Design ether_echo, start of the top module:
module ether_echo
  (
   input wire         clk,
   input wire         reset,
   input wire [127:0] rx_dataout0,
   input wire [127:0] rx_dataout1,
   input wire [127:0] rx_dataout2,
   input wire [127:0] rx_dataout3,
   input wire         rx_enaout0,
   input wire         rx_sopout0,
   input wire         rx_eopout0,
   input wire         rx_eopout1,
   input wire         rx_eopout2,
   input wire         rx_eopout3,
   input wire [3:0]   rx_mtyout0,
   input wire [3:0]   rx_mtyout1,
   input wire [3:0]   rx_mtyout2,
   input wire [3:0]   rx_mtyout3,
   output wire [511:0] send_data,
   output wire         send_valid,
   output wire         send_sop,
   output wire         send_eop,
   output wire [7:0]   send_mty,
   output wire         tx_kick,
   output wire [13:0]  tx_bytes,
   input wire          cmac_busy,
   input wire          cmac_done,
   input wire          cmac_tx_rdy
   );
Size in the first run: roughly 8200 cells after synthesis, roughly 2000 flip-flops, ~1100 I/O pins.
clock: 1.68 ns
lec_check: 0
cap_margin: 20
core_aspect_ratio: 0.5
core_margin: 2
core_utilization: 72
cts_cluster_diameter: 396
cts_cluster_size: 97
place_density: 0.36
setup_slack_margin: 0.1
slew_margin: 20
tns_end_percent: 5
run.sh (not shown) runs the stock make flow with config.mk's settings and CLKGATE_MAP_FILE=.
The first run failed in global routing (5_1_grt).
Change:
- CORE_ASPECT_RATIO: 0.5 -> unset
- CORE_UTILIZATION: 72 -> 68
- CTS_CLUSTER_DIAMETER: 396 -> 381
- CTS_CLUSTER_SIZE: 97 -> 31
- PLACE_DENSITY: 0.36 -> unset
- SETUP_SLACK_MARGIN: 0.1 -> -0.22
- TNS_END_PERCENT: 5 -> unset
- clock period: 1.68 -> 3.23 ns (I/O delays scaled with it)
Now the flow produced a clean layout; synthesized area is unchanged; synthesized cell count is unchanged; die area increases by 5.7%.
Change:
- CORE_UTILIZATION: 68 -> 31
- CTS_CLUSTER_DIAMETER: 381 -> unset
- CTS_CLUSTER_SIZE: 31 -> unset
- SETUP_SLACK_MARGIN: -0.22 -> unset
- clock period: 3.23 -> 3.64 ns (I/O delays scaled with it)
Result: Routed wire length increases by a few percent. Sequential power decreases by roughly a tenth. Core utilization decreases by 42 points. Die size increases by well over a third. Synthesized area is unchanged. Worst hold slack gains 33 ps.
Change:
- CORE_UTILIZATION: 31 -> 71
- CTS_CLUSTER_DIAMETER: unset -> 214
- CTS_CLUSTER_SIZE: unset -> 15
- SETUP_SLACK_MARGIN: unset -> 0.7
- TNS_END_PERCENT: unset -> 75
- clock period: 3.64 -> 2.68 ns (I/O delays scaled with it)
What happened: The changed run failed in global routing (5_1_grt); die area shrinks by 56%; synthesized cell count stays the same; area after synthesis does not change.

Starting RTL as in the previous note.
clock: 4.37 ns
lec_check: 0
abc_area: 0
cap_margin: 10
core_aspect_ratio: 1.15
core_margin: 7
core_utilization: 70
cts_cluster_size: 82
max_routing_layer: met4
place_density: 0.62
slew_margin: 20
tns_end_percent: 95
The baseline produced a clean layout.
Then changed:
ABC_AREA = default   (was 0)
CAP_MARGIN = 20   (was 10)
CORE_ASPECT_RATIO = default   (was 1.15)
CORE_MARGIN = 2   (was 7)
CORE_UTILIZATION = 68   (was 70)
CTS_CLUSTER_DIAMETER = 381   (was default)
CTS_CLUSTER_SIZE = 31   (was 82)
MAX_ROUTING_LAYER = default   (was met4)
PLACE_DENSITY = default   (was 0.62)
SETUP_SLACK_MARGIN = -0.25   (was default)
TNS_END_PERCENT = default   (was 95)
clock period = 3.2 ns   (was 4.37 ns; I/O delays follow)
What happened: The changed run finished clean. Worst hold slack is worse by 0.11 ns. Sequential power came out higher by 37%. Clock power came out lower by 25%.
Then changed:
CORE_UTILIZATION = 58   (was 68)
CTS_CLUSTER_DIAMETER = default   (was 381)
CTS_CLUSTER_SIZE = default   (was 31)
SETUP_SLACK_MARGIN = default   (was -0.25)
clock period = 2.02 ns   (was 3.2 ns; I/O delays follow)
Effect: With this change the flow completed, yet does not pass: negative setup slack; core utilization fell by 3.0 points; setup slack is worse by 0.83 ns; clock skew barely changes; clock power rose to 3.1 times its value; global-route usage fell by 4.1 points; fmax rose by roughly a tenth.
Then changed:
CORE_UTILIZATION = 70   (was 58)
CTS_CLUSTER_DIAMETER = 214   (was default)
CTS_CLUSTER_SIZE = 15   (was default)
SETUP_SLACK_MARGIN = -0.17   (was default)
clock period = 2.8 ns   (was 2.02 ns; I/O delays follow)
The changed run finished but failed the layout checks on negative setup slack.
Total power is lower by about 37%.
First-iteration DRC count is higher by 31%.
Core utilization is higher by 9.1 points.
Setup slack gets better by 0.24 ns.
Clock-buffer cell count is lower by 102.
Register-to-register slack gets better by 0.38 ns.
Via count is higher by about 3%.
Global-route usage is higher by 10 points.
Then changed:
CORE_UTILIZATION = 40   (was 70)
CTS_CLUSTER_DIAMETER = default   (was 214)
CTS_CLUSTER_SIZE = default   (was 15)
SETUP_SLACK_MARGIN = default   (was -0.17)
clock period = 3.64 ns   (was 2.8 ns; I/O delays follow)
Now the flow finished with timing, DRC and antenna clean.
Power drops by 11%.
Global-route usage shrinks by 23 points.
Synthesized cell count stays the same.
Cell area increases by 2.1%.

ether_echo again, from the RTL that the note above started with.
clock: 4.0 ns
lec_check: 0
cap_margin: 20
core_margin: 2
core_utilization: 65
setup_slack_margin: 0.67
slew_margin: 20
Change:
Settings changed: CORE_UTILIZATION 65 to 70, CTS_CLUSTER_DIAMETER from default to 375, CTS_CLUSTER_SIZE from default to 14, SETUP_SLACK_MARGIN 0.67 to default.
Clock period 4.0 ns to 2.5 ns, I/O delays scaled along.
The new run finished but fails on setup timing.
Global-route usage goes up by 6.0 points.
Final area increases by 0.80%.
Via count goes up by 8.5%.
Routed wire length goes up by 13%.
Clock power went up by 30%.
Critical path depth came out lower by 4.
Fmax went up by 8.7%.
Core utilization rose by 7.4 points.
Change:
Settings changed: CORE_ASPECT_RATIO from default to 0.5, CORE_UTILIZATION 70 to 72, CTS_CLUSTER_DIAMETER 375 to 396, CTS_CLUSTER_SIZE 14 to 97, PLACE_DENSITY from default to 0.36, SETUP_SLACK_MARGIN from default to 0.3, TNS_END_PERCENT from default to 5.
Clock period 2.5 ns to 1.68 ns, I/O delays scaled along.
Result: The new run failed in global routing (5_1_grt). Die size is lower by 2.6%. Synthesized area stays the same. Synthesized cell count does not change.
Change:
Settings changed: CORE_ASPECT_RATIO 0.5 to default, CORE_UTILIZATION 72 to 40, CTS_CLUSTER_DIAMETER 396 to default, CTS_CLUSTER_SIZE 97 to default, PLACE_DENSITY 0.36 to default, SETUP_SLACK_MARGIN 0.3 to default, TNS_END_PERCENT 5 to default.
Clock period 1.68 ns to 4.0 ns, I/O delays scaled along.
With this change the flow passed the timing, DRC and antenna checks.
Die size climbs by about 80%.
Synthesized cell count is unchanged.
Synthesized area does not change.

ether_echo again, from the RTL that the note above started with.
==> flow/design.v (excerpt) <==
module ether_echo
  (
   input wire         clk,
   input wire         reset,
   input wire [127:0] rx_dataout0,
   input wire [127:0] rx_dataout1,
   input wire [127:0] rx_dataout2,
   input wire [127:0] rx_dataout3,
   input wire         rx_enaout0,
   input wire         rx_sopout0,
   input wire         rx_eopout0,
   input wire         rx_eopout1,
   input wire         rx_eopout2,
   input wire         rx_eopout3,
   input wire [3:0]   rx_mtyout0,
   input wire [3:0]   rx_mtyout1,
   input wire [3:0]   rx_mtyout2,
   input wire [3:0]   rx_mtyout3,
   output wire [511:0] send_data,
   output wire         send_valid,
   output wire         send_sop,
   output wire         send_eop,
   output wire [7:0]   send_mty,
   output wire         tx_kick,
   output wire [13:0]  tx_bytes,
   input wire          cmac_busy,
   input wire          cmac_done,
   input wire          cmac_tx_rdy
   );
clock: 1.68 ns
lec_check: 0
cap_margin: 20
core_aspect_ratio: 0.5
core_margin: 2
core_utilization: 72
cts_cluster_diameter: 396
cts_cluster_size: 97
place_density: 0.36
setup_slack_margin: -0.11
slew_margin: 20
tns_end_percent: 5
The first run did not get past global routing (GRT-0232).
Change:
==> flow/config.mk (replaced) <==
export PLATFORM = sky130hd
export DESIGN_NAME = ether_echo
export DESIGN_NICKNAME = ether_echo
export VERILOG_FILES = /design/flow/design.v
export SDC_FILE = /design/flow/constraint.sdc
export NUM_CORES = 4
export LEC_CHECK = 0
export CAP_MARGIN = 20
export CORE_MARGIN = 2
export CORE_UTILIZATION = 66
export CTS_CLUSTER_SIZE = 14
export SLEW_MARGIN = 20
==> flow/constraint.sdc (replaced) <==
create_clock -name core_clock -period 2.71 [get_ports {clk}]
set_input_delay 0.5420 -clock core_clock [delete_from_list [all_inputs] [get_ports {clk}]]
set_output_delay 0.5420 -clock core_clock [all_outputs]
set_load 0.01 [all_outputs]
After rerunning:
- The new run finished but fails on setup timing
- die size climbs by a little under a tenth
- synthesized cell count does not change
- area after synthesis stays the same
Change:
--- a/flow/config.mk
+++ b/flow/config.mk
@@ -10,2 +10 @@
-export CORE_UTILIZATION = 66
-export CTS_CLUSTER_SIZE = 14
+export CORE_UTILIZATION = 40
==> flow/constraint.sdc (replaced) <==
create_clock -name core_clock -period 3.02 [get_ports {clk}]
set_input_delay 0.6040 -clock core_clock [delete_from_list [all_inputs] [get_ports {clk}]]
set_output_delay 0.6040 -clock core_clock [all_outputs]
set_load 0.01 [all_outputs]
Result:
- The new run finished clean
- clock skew rose by 20 ps
- power is lower by a few percent
- count of clock-buffer cells in the layout is higher by 8
- worst setup slack improves by 570 ps
- sequential cell count does not change
- cell area rises slightly
- utilization shrinks by 32 points
- via count went down by a few percent

== job 1831 ==
Starting RTL as in the previous note.
==> flow/config.mk <==
export PLATFORM = sky130hd
export DESIGN_NAME = ether_echo
export DESIGN_NICKNAME = ether_echo
export VERILOG_FILES = /design/flow/design.v
export SDC_FILE = /design/flow/constraint.sdc
export NUM_CORES = 4
export LEC_CHECK = 0
export ABC_AREA = 1
export CAP_MARGIN = 5
export CORE_MARGIN = 2
export CORE_UTILIZATION = 72
export CTS_CLUSTER_DIAMETER = 311
export CTS_CLUSTER_SIZE = 74
export MAX_ROUTING_LAYER = met4
export PLACE_DENSITY = 0.65
export SLEW_MARGIN = 20
==> flow/constraint.sdc <==
create_clock -name core_clock -period 2.18 [get_ports {clk}]
set_input_delay 0.4360 -clock core_clock [delete_from_list [all_inputs] [get_ports {clk}]]
set_output_delay 0.4360 -clock core_clock [all_outputs]
set_load 0.01 [all_outputs]
detailed routing: job 1831 exited with error
Setup changes, job 1831 to job 5314
- swapping 311 for 352 in CTS_CLUSTER_DIAMETER
- swapping 5 for 20 in CAP_MARGIN
- putting SETUP_SLACK_MARGIN at 0.22 where nothing was set
- clearing MAX_ROUTING_LAYER, which used to be met4
- putting CORE_ASPECT_RATIO at 0.7 where nothing was set
- swapping 74 for 10 in CTS_CLUSTER_SIZE
- swapping 0.65 for 0.42 in PLACE_DENSITY
- putting TNS_END_PERCENT at 10 where nothing was set
- swapping 2.18 for 2.23 in the clock period (ns, I/O delays scaled along)
Findings:
Job 5314 got as far as global routing, where a tool error ended the run. [job 5314] horizontal die dimension rose 19% relative to job 1831. Job 5314 vs job 1831 — number of gates resized after CTS dropped slightly. | vertical die dimension | higher: job 1831 |. Job 5314 vs job 1831 — final estimated routing congestion in global placement climbed by a few percent. Re synthesized cell count: no difference whatsoever between job 5314 and job 1831. Taking job 5314 over job 1831, the total CTS buffers ratio works out to 7.2. In terms of area of the chip, job 1831 and job 5314 differ only marginally. Comparing job 1831 with job 5314, the cell area after placement came out essentially unchanged. Multiplexer fraction of the synthesized cell area: job 1831 vs job 5314 identical. Job 1831 has higher cell row count than job 5314. Re count of port buffers added during placement: no difference whatsoever between job 5314 and job 1831.
--- input diff job 5314..job 6878 ---
- CAP_MARGIN: 20 -> 5
- SETUP_SLACK_MARGIN: 0.22 -> unset
- MAX_ROUTING_LAYER: unset -> met4
- CTS_CLUSTER_SIZE: 10 -> 74
- TNS_END_PERCENT: 10 -> unset
- CTS_CLUSTER_DIAMETER: 352 -> 311
- PLACE_DENSITY: 0.42 -> unset
- CORE_ASPECT_RATIO: 0.7 -> unset
- the clock period (ns, I/O delays scaled along): 2.23 -> 2.18
### Flow results
detailed routing: job 6878 exited with error. On adder and majority gate portion of the synthesized area, job 6878 tracks job 5314 almost exactly. Count of library flops with an enable pin across job 6878 and job 5314: no real change. Clock buffer count from CTS | job 6878 below job 5314. Status: share of synthesized registers carrying an async set or reset parity (job 6878, job 5314). Job 6878 against job 5314: post-placement worst setup slack saw a decrease; core outline area saw an increase.
Power is estimated from default activity; no workload was simulated.
